==> 02-14: inputs <==
// breakout
module breakout(
    input  clk,
    input  rst,
    input  rota,
    input  rotb,
    input  de,
    output red,
    output green,
    output blue,
    output hsync,
    output vsync
    );
Settings: LEC_CHECK=0, ABC_AREA=1, CAP_MARGIN=15, CORE_MARGIN=2, CORE_UTILIZATION=72, CTS_CLUSTER_DIAMETER=202, CTS_CLUSTER_SIZE=70, GPL_ROUTABILITY_DRIVEN=0, MAX_ROUTING_LAYER=met4, PLACE_DENSITY_LB_ADDON=0.01, SETUP_SLACK_MARGIN=2.11, SLEW_MARGIN=20, TNS_END_PERCENT=5; clock period 7.37 ns.
run.sh (not shown) runs the stock make flow with config.mk's settings and CLKGATE_MAP_FILE=.
==> inputs of 02-05, as changes to 02-14 <==
==> flow/config.mk (replaced) <==
export PLATFORM = sky130hd
export DESIGN_NAME = breakout
export DESIGN_NICKNAME = breakout
export VERILOG_FILES = /design/flow/design.v
export SDC_FILE = /design/flow/constraint.sdc
export NUM_CORES = 4
export LEC_CHECK = 0
export ABC_AREA = 1
export CAP_MARGIN = 20
export CORE_MARGIN = 2
export CORE_UTILIZATION = 61
export CTS_CLUSTER_DIAMETER = 99
export GPL_ROUTABILITY_DRIVEN = 1
export GPL_TIMING_DRIVEN = 1
export PLACE_DENSITY = 0.64
export SETUP_SLACK_MARGIN = 1.39
export SLEW_MARGIN = 25
==> inputs of 02-11, as changes to 02-14 <==
==> flow/config.mk (replaced) <==
export PLATFORM = sky130hd
export DESIGN_NAME = breakout
export DESIGN_NICKNAME = breakout
export VERILOG_FILES = /design/flow/design.v
export SDC_FILE = /design/flow/constraint.sdc
export NUM_CORES = 4
export LEC_CHECK = 0
export ABC_AREA = 1
export CAP_MARGIN = 20
export CORE_MARGIN = 2
export CORE_UTILIZATION = 72
export CTS_CLUSTER_DIAMETER = 99
export GPL_ROUTABILITY_DRIVEN = 1
export GPL_TIMING_DRIVEN = 1
export PLACE_DENSITY_LB_ADDON = 0.01
export SETUP_SLACK_MARGIN = -0.12
export SLEW_MARGIN = 25
==> inputs of 05-10, as changes to 02-14 <==
==> flow/config.mk (replaced) <==
export PLATFORM = sky130hd
export DESIGN_NAME = breakout
export DESIGN_NICKNAME = breakout
export VERILOG_FILES = /design/flow/design.v
export SDC_FILE = /design/flow/constraint.sdc
export NUM_CORES = 4
export LEC_CHECK = 0
export ABC_AREA = 1
export CAP_MARGIN = 0
export CORE_ASPECT_RATIO = 1.32
export CORE_MARGIN = 2
export CORE_UTILIZATION = 72
export CTS_CLUSTER_SIZE = 10
export HOLD_SLACK_MARGIN = 0.27
export PLACE_DENSITY = 0.36
export SETUP_SLACK_MARGIN = 2.08
export SLEW_MARGIN = 40
export TNS_END_PERCENT = 5
==> results <==
item                                                                          02-11       05-10       02-05       02-14
Sw Ratio                                                                      28.7%       27.6%       28.3%       27.2%
FP Rows                                                                          48          55          52          48
Routed wire length                                                          33.8 mm     34.4 mm     33.3 mm     33.1 mm
Post-place instance area                                                 12,600 um2  12,600 um2  12,700 um2  12,600 um2
Met2 wire len                                                               15.6 mm     17.0 mm     15.2 mm     15.2 mm
Overall global routing resource usage                                         37.2%       37.6%       31.1%       38.0%
Clock slew at the register clock pins of the worst setup and hold paths     0.08 ns     0.08 ns     0.08 ns     0.07 ns
Minimum setup slack after placement                                         2.38 ns     2.38 ns     2.41 ns     2.39 ns
Fraction of the cycle the final worst path needs                              75.1%       69.4%       74.4%       71.1%
Met1 Usage GRT                                                                48.3%       42.4%       42.8%       48.1%
Area of the placeable core                                               17,100 um2  17,100 um2  20,200 um2  17,100 um2
Vertical extent of the die                                                   136 um      155 um      147 um      136 um
Fraction of standard cell area that is sequential                             28.1%       28.0%       28.0%       28.1%
Gate power share                                                               7.2%        7.3%        7.0%        6.9%
Result of the run                                  no timing/DRC/antenna violations  no timing/DRC/antenna violations  no timing/DRC/antenna violations  no timing/DRC/antenna violations
Initial detailed-routing violation count                                      1,182         951         932       1,399
Overall die width                                                            136 um      119 um      147 um      136 um
Routed wire length per instance                                             16.3 um     16.6 um     15.7 um     16.0 um
Hold path cells                                                                   2           2           1           1
Count of tool warnings                                                           37          40          39          38
Total die area                                                           18,400 um2  18,400 um2  21,600 um2  18,400 um2
Final HPWL from detailed placement                                          24.0 mm     25.5 mm     24.2 mm     23.2 mm


==> yarrow: inputs <==
Starting RTL as in the previous note.
export LEC_CHECK = 0
export ABC_AREA = 1
export CAP_MARGIN = 30
export CORE_MARGIN = 2
export CORE_UTILIZATION = 72
export CTS_CLUSTER_SIZE = 76
export HOLD_SLACK_MARGIN = 0.3
export SETUP_SLACK_MARGIN = -1.27
export SLEW_MARGIN = 20
create_clock -name core_clock -period 16.3 [get_ports {clk}]
==> inputs of ember, as changes to yarrow <==
CAP_MARGIN = 20   (was 30)
CTS_CLUSTER_SIZE = 10   (was 76)
HOLD_SLACK_MARGIN = unset   (was 0.3)
SETUP_SLACK_MARGIN = 1.62   (was -1.27)
==> flow/constraint.sdc (replaced) <==
create_clock -name core_clock -period 5.97 [get_ports {clk}]
set_input_delay 1.1940 -clock core_clock [delete_from_list [all_inputs] [get_ports {clk}]]
set_output_delay 1.1940 -clock core_clock [all_outputs]
set_load 0.01 [all_outputs]
==> results <==
ember completed with no timing, DRC or antenna violations. yarrow completed without violations. The power of ember is 2.7 times that of yarrow. In hold slack, yarrow and ember hardly differ. The clock power of ember is 2.7 times that of yarrow. Between ember and yarrow, the lower final cell count is in yarrow (gap 0.82%, measured against yarrow). In ember the register-to-register slack is lower than in yarrow, by 10 ns. Worst setup slack: ember is lower than yarrow (7.3 ns). Sequential share of layout area: ember is lower than yarrow (0.41 points). Of yarrow and ember, ember has the higher sequential power (gap about 60%, measured against ember). Via count: ember is larger than yarrow (2.0%).


==> run a <==
breakout again, from the RTL that the note above started with.
Design breakout, start of the top module:
module breakout(
    input  clk,
    input  rst,
    input  rota,
    input  rotb,
    input  de,
    output red,
    output green,
    output blue,
    output hsync,
    output vsync
    );
wire [9:0] xpos;
wire [9:0] ypos;
signal_generator signal_generator_inst(clk, rst, hsync, vsync, xpos, ypos);
game game_inst(clk, rst, xpos, ypos, ~rota, ~rotb, ~de, red, green, blue);
endmodule
clock: 5.97 ns
lec_check: 0
abc_area: 1
cap_margin: 20
core_margin: 2
core_utilization: 72
cts_cluster_size: 10
setup_slack_margin: 1.78
slew_margin: 20
==> run b: changes against run a <==
--- a/flow/config.mk
+++ b/flow/config.mk
@@ -7,8 +7,8 @@
 export LEC_CHECK = 0
 export ABC_AREA = 1
-export CAP_MARGIN = 20
+export CAP_MARGIN = 30
 export CORE_MARGIN = 2
 export CORE_UTILIZATION = 72
-export CTS_CLUSTER_SIZE = 10
-export SETUP_SLACK_MARGIN = 1.78
+export CTS_CLUSTER_SIZE = 72
+export HOLD_SLACK_MARGIN = 0.3
 export SLEW_MARGIN = 20
==> flow/constraint.sdc (replaced) <==
create_clock -name core_clock -period 16.9 [get_ports {clk}]
set_input_delay 3.3800 -clock core_clock [delete_from_list [all_inputs] [get_ports {clk}]]
set_output_delay 3.3800 -clock core_clock [all_outputs]
set_load 0.01 [all_outputs]
==> run c: changes against run a <==
--- a/flow/config.mk
+++ b/flow/config.mk
@@ -6,9 +6,6 @@
 export NUM_CORES = 4
 export LEC_CHECK = 0
-export ABC_AREA = 1
 export CAP_MARGIN = 20
 export CORE_MARGIN = 2
-export CORE_UTILIZATION = 72
-export CTS_CLUSTER_SIZE = 10
-export SETUP_SLACK_MARGIN = 1.78
+export CORE_UTILIZATION = 38
 export SLEW_MARGIN = 20
==> flow/constraint.sdc (replaced) <==
create_clock -name core_clock -period 13.3 [get_ports {clk}]
set_input_delay 2.6600 -clock core_clock [delete_from_list [all_inputs] [get_ports {clk}]]
set_output_delay 2.6600 -clock core_clock [all_outputs]
set_load 0.01 [all_outputs]
==> run d: changes against run a <==
--- a/flow/config.mk
+++ b/flow/config.mk
@@ -9,6 +9,5 @@
 export CAP_MARGIN = 20
 export CORE_MARGIN = 2
-export CORE_UTILIZATION = 72
-export CTS_CLUSTER_SIZE = 10
-export SETUP_SLACK_MARGIN = 1.78
+export CORE_UTILIZATION = 68
+export SETUP_SLACK_MARGIN = 1.95
 export SLEW_MARGIN = 20
==> flow/constraint.sdc (replaced) <==
create_clock -name core_clock -period 7.37 [get_ports {clk}]
set_input_delay 1.4740 -clock core_clock [delete_from_list [all_inputs] [get_ports {clk}]]
set_output_delay 1.4740 -clock core_clock [all_outputs]
set_load 0.01 [all_outputs]
==> qor summary <==
Run status: run d finished clean; run a finished clean; run c finished clean; run b finished clean
Mean post-synth cell area: run d 6.77 µm²; run a 6.77 µm²; run c 8.35 µm²; run b 6.77 µm²
Taps Inserted: run d 229; run a 225; run c 384; run b 225
End of the worst register-to-register path: run d game_inst.brick_alive86; run a game_inst.brick_alive89; run c game_inst.Ybounce; run b game_inst.brick_alive43
Number of signal-net buffers in the layout: run d 19; run a 41; run c 23; run b 19
Width of the die: run d 139 µm; run a 136 µm; run c 175 µm; run b 136 µm
Utilization after layout: run d 73.9%; run a 79.6%; run c 42.3%; run b 77.3%
Final clock skew: run d 0.0208 ns; run a 0.0115 ns; run c 0.0133 ns; run b 0.0189 ns
CP Capture Point: run d blue; run a green; run c blue; run b red
Met2 layer wire length in the routed design: run d 15,500 µm; run a 16,300 µm; run c 13,300 µm; run b 15,600 µm
First-pass GRT wire length: run d 55,700 µm; run a 57,600 µm; run c 48,500 µm; run b 55,100 µm
Multi-input gate area in the final layout: run d 0.00770 mm²; run a 0.00786 mm²; run c 0.00693 mm²; run b 0.00767 mm²
Total length of routed wires: run d 33,500 µm; run a 35,800 µm; run c 29,500 µm; run b 34,000 µm
Inverter tally of the final layout excluding the clock network: run d 204; run a 204; run c 57; run b 204
Worst r2r path cells: run d 17; run a 18; run c 18; run b 16
Fa+ha+maj area frac: run d 10.6%; run a 10.6%; run c 11.9%; run b 10.6%
Sink of the worst hold path: run d game_inst.missTimer[0]; run a game_inst.missTimer[0]; run c game_inst.brick_alive4; run b game_inst.missTimer[0]
Power of the combinational group: run d 151 µW; run a 196 µW; run c 66.6 µW; run b 65.4 µW
GR met2 Demand/Resource: run d 56.7%; run a 63.1%; run c 31.9%; run b 61.3%


==> job 5876: inputs <==
Starting RTL as in the previous note.
clock: 7.37 ns
lec_check: 0
abc_area: 1
cap_margin: 5
core_margin: 2
core_utilization: 72
cts_cluster_diameter: 90
cts_cluster_size: 72
gpl_routability_driven: 0
max_routing_layer: met4
place_density_lb_addon: 0.01
setup_slack_margin: 2.18
slew_margin: 20
==> inputs of job 2102, as changes to job 5876 <==
Settings changed: CAP_MARGIN 5 to 0, CORE_ASPECT_RATIO from default to 0.68, CTS_CLUSTER_DIAMETER 90 to 353, CTS_CLUSTER_SIZE 72 to 17, GPL_ROUTABILITY_DRIVEN 0 to 1, GPL_TIMING_DRIVEN from default to 1, HOLD_SLACK_MARGIN from default to 0.29, MAX_ROUTING_LAYER met4 to default, PLACE_DENSITY_LB_ADDON 0.01 to 0.11, SLEW_MARGIN 20 to 10.
==> notes <==
Sequential share of layout area: job 2102 is higher than job 5876 (0.12 points).
Between job 2102 and job 5876, the lower hold slack is in job 2102 (gap 0.012 ns).
Between job 5876 and job 2102, the lower via count is in job 5876 (gap about 2%, measured against job 2102).
In final cell count, job 5876 and job 2102 hardly differ.
Power: job 2102 is lower than job 5876 (2.0%).
In synthesized cell count, job 5876 and job 2102 do not differ.


==> zinc <==
breakout again, from the RTL that the note above started with.
clock: 15.1 ns
lec_check: 0
abc_area: 1
cap_margin: 20
cell_pad_in_sites_detail_placement: 2
cell_pad_in_sites_global_placement: 3
core_aspect_ratio: 1.49
core_margin: 10
core_utilization: 31
cts_cluster_diameter: 213
cts_cluster_size: 91
gpl_routability_driven: 0
gpl_timing_driven: 1
place_density: 0.82
slew_margin: 20
tns_end_percent: 95
==> inputs of cedar, as changes to zinc <==
Settings changed: CELL_PAD_IN_SITES_DETAIL_PLACEMENT 2 to default, CELL_PAD_IN_SITES_GLOBAL_PLACEMENT 3 to default, CORE_ASPECT_RATIO 1.49 to default, CORE_MARGIN 10 to 2, CORE_UTILIZATION 31 to 70, CTS_CLUSTER_DIAMETER 213 to default, CTS_CLUSTER_SIZE 91 to 17, GPL_ROUTABILITY_DRIVEN 0 to default, GPL_TIMING_DRIVEN 1 to default, PLACE_DENSITY 0.82 to default, PLACE_DENSITY_LB_ADDON from default to 0.15, SETUP_SLACK_MARGIN from default to 1.95, TNS_END_PERCENT 95 to default.
==> flow/constraint.sdc (replaced) <==
create_clock -name core_clock -period 7.37 [get_ports {clk}]
set_input_delay 1.4740 -clock core_clock [delete_from_list [all_inputs] [get_ports {clk}]]
set_output_delay 1.4740 -clock core_clock [all_outputs]
set_load 0.01 [all_outputs]
==> comparison table <==
Status: zinc complete, no violations; cedar complete, no violations
Crit path buffers/inverters: zinc 2; cedar 3
Pleak: zinc 5.89 nW; cedar 5.90 nW
WL per Instance: zinc 19.7 um; cedar 16.0 um
Logic gate fraction of the total cell area: zinc 56.5%; cedar 58.0%
Clock-pin slew on the worst setup and hold paths: zinc 0.07 ns; cedar 0.08 ns
Critical Path Slowest Stage Cell: zinc dfxtp_1; cedar clkdlybuf4s50_1
Vias per cell: zinc 5.26; cedar 5.97
Comb power: zinc 0.0000777 W; cedar 0.000150 W
Core region area: zinc 39800 um2; cedar 17400 um2
Setup Slack @ Placement: zinc 8.35 ns; cedar 2.36 ns
Via count of the first global-routing pass: zinc 13800; cedar 11500
Fraction of area in clock buffers and inverters: zinc 4.61%; cedar 4.79%
Routed via count: zinc 12300; cedar 12300
Switching fraction of total power: zinc 25.9%; cedar 28.8%
Power attributed to sequential cells: zinc 0.000496 W; cedar 0.00101 W
Final-layout clock buffer total: zinc 20; cedar 17
Layout area overhead: zinc 8.88%; cedar 6.43%
Relative slew margins: zinc 35.6%; cedar 27.2%
Hold WS: zinc 0.471 ns; cedar 0.474 ns


==> job 5120: inputs <==
breakout again, from the RTL that the note above started with.
Settings: LEC_CHECK=0, ABC_AREA=0, CAP_MARGIN=20, CORE_MARGIN=2, CORE_UTILIZATION=31, CTS_CLUSTER_DIAMETER=99, GPL_ROUTABILITY_DRIVEN=1, GPL_TIMING_DRIVEN=1, PLACE_DENSITY=0.5, SETUP_SLACK_MARGIN=1.39, SLEW_MARGIN=25; clock period 18.1 ns.
==> job 7822: changes against job 5120 <==
CORE_ASPECT_RATIO = 1.05   (was default)
CORE_MARGIN = 10   (was 2)
CTS_CLUSTER_DIAMETER = 213   (was 99)
GPL_ROUTABILITY_DRIVEN = 0   (was 1)
PLACE_DENSITY = default   (was 0.5)
PLACE_DENSITY_LB_ADDON = 0.26   (was default)
SLEW_MARGIN = 5   (was 25)
==> job 6778: changes against job 5120 <==
CORE_UTILIZATION = 72   (was 31)
GPL_ROUTABILITY_DRIVEN = 0   (was 1)
PLACE_DENSITY = default   (was 0.5)
PLACE_DENSITY_LB_ADDON = 0.0   (was default)
SETUP_SLACK_MARGIN = 2.19   (was 1.39)
SLEW_MARGIN = 10   (was 25)
==> flow/constraint.sdc (replaced) <==
create_clock -name core_clock -period 7.37 [get_ports {clk}]
set_input_delay 1.4740 -clock core_clock [delete_from_list [all_inputs] [get_ports {clk}]]
set_output_delay 1.4740 -clock core_clock [all_outputs]
set_load 0.01 [all_outputs]
==> notes <==
Worst setup slack: job 7822 > job 5120 > job 6778.
Total power: job 7822 is lower than job 6778 (about 60%).
Register-to-register slack, lowest first: job 6778, job 5120, job 7822.
Cell count, highest first: job 7822, job 5120, job 6778.
In flip-flop count, job 5120 and job 6778 do not differ.
Between job 6778 and job 5120, the lower first-iteration DRC count is in job 5120 (gap about 100%, measured against job 5120).
Of job 6778 and job 7822, job 6778 has the higher sequential power (gap 140%, measured against job 7822).
Core utilization, highest first: job 6778, job 7822, job 5120.
Against job 6778, the die size of job 5120 is larger by 130%.
==> figures <==
item                                                                            job 7822                 job 6778                 job 5120
Outcome                                                          complete, no violations  complete, no violations  complete, no violations
R2r setup slk                                                                   14.59 ns                  3.55 ns                 14.54 ns
Tightest Pin Transition                                                          1.06 ns                  1.13 ns                  1.08 ns
Overall Power                                                                   0.858 mW                  2.11 mW                 0.835 mW
Total tool warning count                                                              37                       39                       37
Detailed route wirelength on metal2                                             14100 um                 13800 um                 14000 um
Std-Cell Core Area                                                            35000 um^2               15100 um^2               35400 um^2
Critical Path End                                                                   blue                    green                     blue
Sum of net half-perimeters after detailed placement                             21100 um                 19700 um                 21800 um
Number of standard cells in the layout, taps in and fillers out                     1789                     1521                     1776
Sequential fraction of total cell area                                             30.3%                    30.6%                    30.5%
First-pass GRT wire length                                                      48800 um                 47700 um                 50000 um
Logic area                                                                     6920 um^2                7110 um^2                6940 um^2
Post-Route Utilization                                                             35.1%                    81.3%                    34.5%
GR Layer Usage met3                                                                1.68%                    6.89%                    3.16%
Power consumed by sequential cells                                              0.413 mW                  1.01 mW                 0.413 mW
Routed metal-1 wirelength                                                       14500 um                 12300 um                 15200 um
Power attributed to combinational cells                                        0.0492 mW                 0.125 mW                0.0499 mW
Worst path setup slack after routing                                             9.29 ns                  1.90 ns                  9.25 ns
Clk cell area share                                                                5.03%                    5.15%                    4.71%
No activity file was given, so power comes from the tool's default toggle rates.
